// reuleaux
module reuleaux(input logic clk, input logic rst_n, input logic [2:0] colour,
                input logic [7:0] centre_x, input logic [6:0] centre_y, input logic [7:0] diameter,
                input logic start, output logic done,
                output logic [7:0] vga_x, output logic [6:0] vga_y,
                output logic [2:0] vga_colour, output logic vga_plot);
localparam RESET = 4'b0000;
localparam CIRCLE_1 = 4'b0001;
localparam CIRCLE_2 = 4'b0010;
localparam CIRCLE_3 = 4'b0011;
localparam DONE = 4'b0100;
logic [7:0] corner_x1, corner_y1, corner_x2, corner_y2, corner_x3, corner_y3;
logic circle_1_start, circle_2_start, circle_3_start, circle_1_done, circle_2_done, circle_3_done, circle_1_plot, circle_2_plot, circle_3_plot; 
logic [7:0] circle_1_x, circle_2_x, circle_3_x;
logic [6:0] circle_1_y, circle_2_y, circle_3_y;
logic [3:0] state, next_state;
logic [2:0] circle_1_colour_out, circle_2_colour_out, circle_3_colour_out;
assign vga_colour = colour; 
assign corner_x1 = centre_x + (diameter / 2); 
assign corner_y1 = centre_y + (((diameter * 978122)/564719)/6);
assign corner_x2 = centre_x - (diameter / 2);
assign corner_y2 = centre_y + (((diameter * 978122)/564719)/6);
assign corner_x3 = centre_x;
assign corner_y3 = centre_y - (((diameter * 978122)/564719)/3);
circle circle_1(.clk(clk), .rst_n(rst_n),  .colour(colour),
	.centre_x(corner_x1), .centre_y(corner_y1), .radius(diameter),
	 .start(circle_1_start), .done(circle_1_done), .vga_x(circle_1_x), .vga_y(circle_1_y), 
	.vga_colour(circle_1_colour_out), .vga_plot(circle_1_plot) );
circle circle_2(.clk(clk), .rst_n(rst_n),  .colour(colour),
	.centre_x(corner_x2), .centre_y(corner_y2), .radius(diameter),
	 .start(circle_2_start), .done(circle_2_done), .vga_x(circle_2_x), .vga_y(circle_2_y), 
	.vga_colour(circle_2_colour_out), .vga_plot(circle_2_plot) );
circle circle_3(.clk(clk), .rst_n(rst_n),  .colour(colour),
	.centre_x(corner_x3), .centre_y(corner_y3), .radius(diameter),
	 .start(circle_3_start), .done(circle_3_done), .vga_x(circle_3_x), .vga_y(circle_3_y), 
	.vga_colour(circle_3_colour_out), .vga_plot(circle_3_plot) );
always_comb begin 
	if (circle_1_plot ==1 
			&& $signed(circle_1_x) >= $signed(0) 
			&& $signed(circle_1_x) <= $signed(corner_x3) 
			&& (circle_1_y) >= (corner_y3) 
			&& (circle_1_y) <= (corner_y2) 
		) begin
		vga_x = circle_1_x;
		vga_y = circle_1_y;
  ...
clock: 25.4 ns
lec_check: 0
abc_area: 1
cap_margin: 20
core_aspect_ratio: 0.92
core_margin: 8
core_utilization: 72
cts_cluster_diameter: 350
cts_cluster_size: 64
max_routing_layer: met4
place_density: 0.36
setup_slack_margin: 2.87
slew_margin: 20
run.sh (not shown) runs the stock make flow with config.mk's settings and CLKGATE_MAP_FILE=.
The baseline failed in global routing.
Edit:
- ABC_AREA: 1 -> not set
- CORE_ASPECT_RATIO: 0.92 -> not set
- CORE_MARGIN: 8 -> 2
- CORE_UTILIZATION: 72 -> 61
- CTS_CLUSTER_DIAMETER: 350 -> not set
- CTS_CLUSTER_SIZE: 64 -> not set
- MAX_ROUTING_LAYER: met4 -> not set
- PLACE_DENSITY: 0.36 -> not set
- SETUP_SLACK_MARGIN: 2.87 -> 5.0
- clock period: 25.4 -> 20.3 ns (I/O delays scaled with it)
=> The changed run finished but failed the layout checks on setup timing. Die size rose by 2.0%. Synthesized area fell by 3.2%. Synthesized cell count fell by 21%.
Edit:
- CORE_UTILIZATION: 61 -> 53
- SETUP_SLACK_MARGIN: 5.0 -> not set
- clock period: 20.3 -> 17.5 ns (I/O delays scaled with it)
What happened: The new run finished with setup timing left. Utilization goes down by 10 points. Worst setup slack is worse by 1000 ps. Routed wire length goes down by 3.4%. Worst hold slack is worse by 5.1 ps. Clock-buffer cell count goes up by 1. First-iteration DRC count goes down by 23%. Final area goes up by 0.58%. Critical path depth goes down by 6.

---

Setup of v3:
Starting RTL as in the previous note.
Settings: LEC_CHECK=0, ABC_AREA=1, CAP_MARGIN=20, CORE_ASPECT_RATIO=1.72, CORE_MARGIN=2, CORE_UTILIZATION=70, PLACE_DENSITY=0.64, SLEW_MARGIN=20, TNS_END_PERCENT=5; clock period 23.1 ns.
Flow for v3 halted at 5_1_grt, error code GRT-0232.
#### Input delta (v17 over v3)
- CORE_UTILIZATION changed from 70 to 40
- PLACE_DENSITY removed (was 0.64)
- CORE_ASPECT_RATIO removed (was 1.72)
- TNS_END_PERCENT removed (was 5)
- ABC_AREA removed (was 1)
- the clock period (ns, I/O delays scaled along) changed from 23.1 to 33.4
[summary]
Going from v3 to v17, number of clock sinks seen by CTS held steady; combined area of all synthesized cells decreased about 3.2%; synthesized cell count down 1053; portion of the post-synthesis area used by sequential elements rose 0.57 points; die area went up. Diff v17 and v3: adder-cell area share of the yosys netlist lower in v3. On worst setup timing slack at the placement stage: between v17 and v3, it ends up lower for v3. The final reports for v17 and v3 show post-CTS setup repair buffer count lower in the former. Apart from v3, each of v17 and v3 ends the flow with a layout that passes the timing, DRC and antenna checks. In the summary table, v3 is marked failed, with error GRT-0232 raised in 5_1_grt.
> inputs changed (v17 -> v36)
- CORE_UTILIZATION changed from 40 to 35
Notes after the runs:
Comparing v17 against v36, there is no change at all in post-synthesis instance total. Per the comparison of v36 with v17, starting density of the core lost 5.1 points; count of hold buffers inserted by post-cts repair saw little to no change; global-route usage went down. Wire length grows by a few percent when moving from v17 to v36. Relative to v17, utilization decreased by 5.4 points in v36. Comparing v36 and v17, the lower post-synthesis to final-layout area growth was measured on v17.
#### Input delta (v58 over v36)
- CORE_UTILIZATION changed from 35 to 40
- the clock period (ns, I/O delays scaled along) changed from 33.4 to 34.0
### Flow results
On sequential share of layout area: between v58 and v36, it ends up lower for v36.
Lower non-clock buffer count among v58 and v36: v58
Re DRC violation count after routing: no difference whatsoever between v36 and v58.
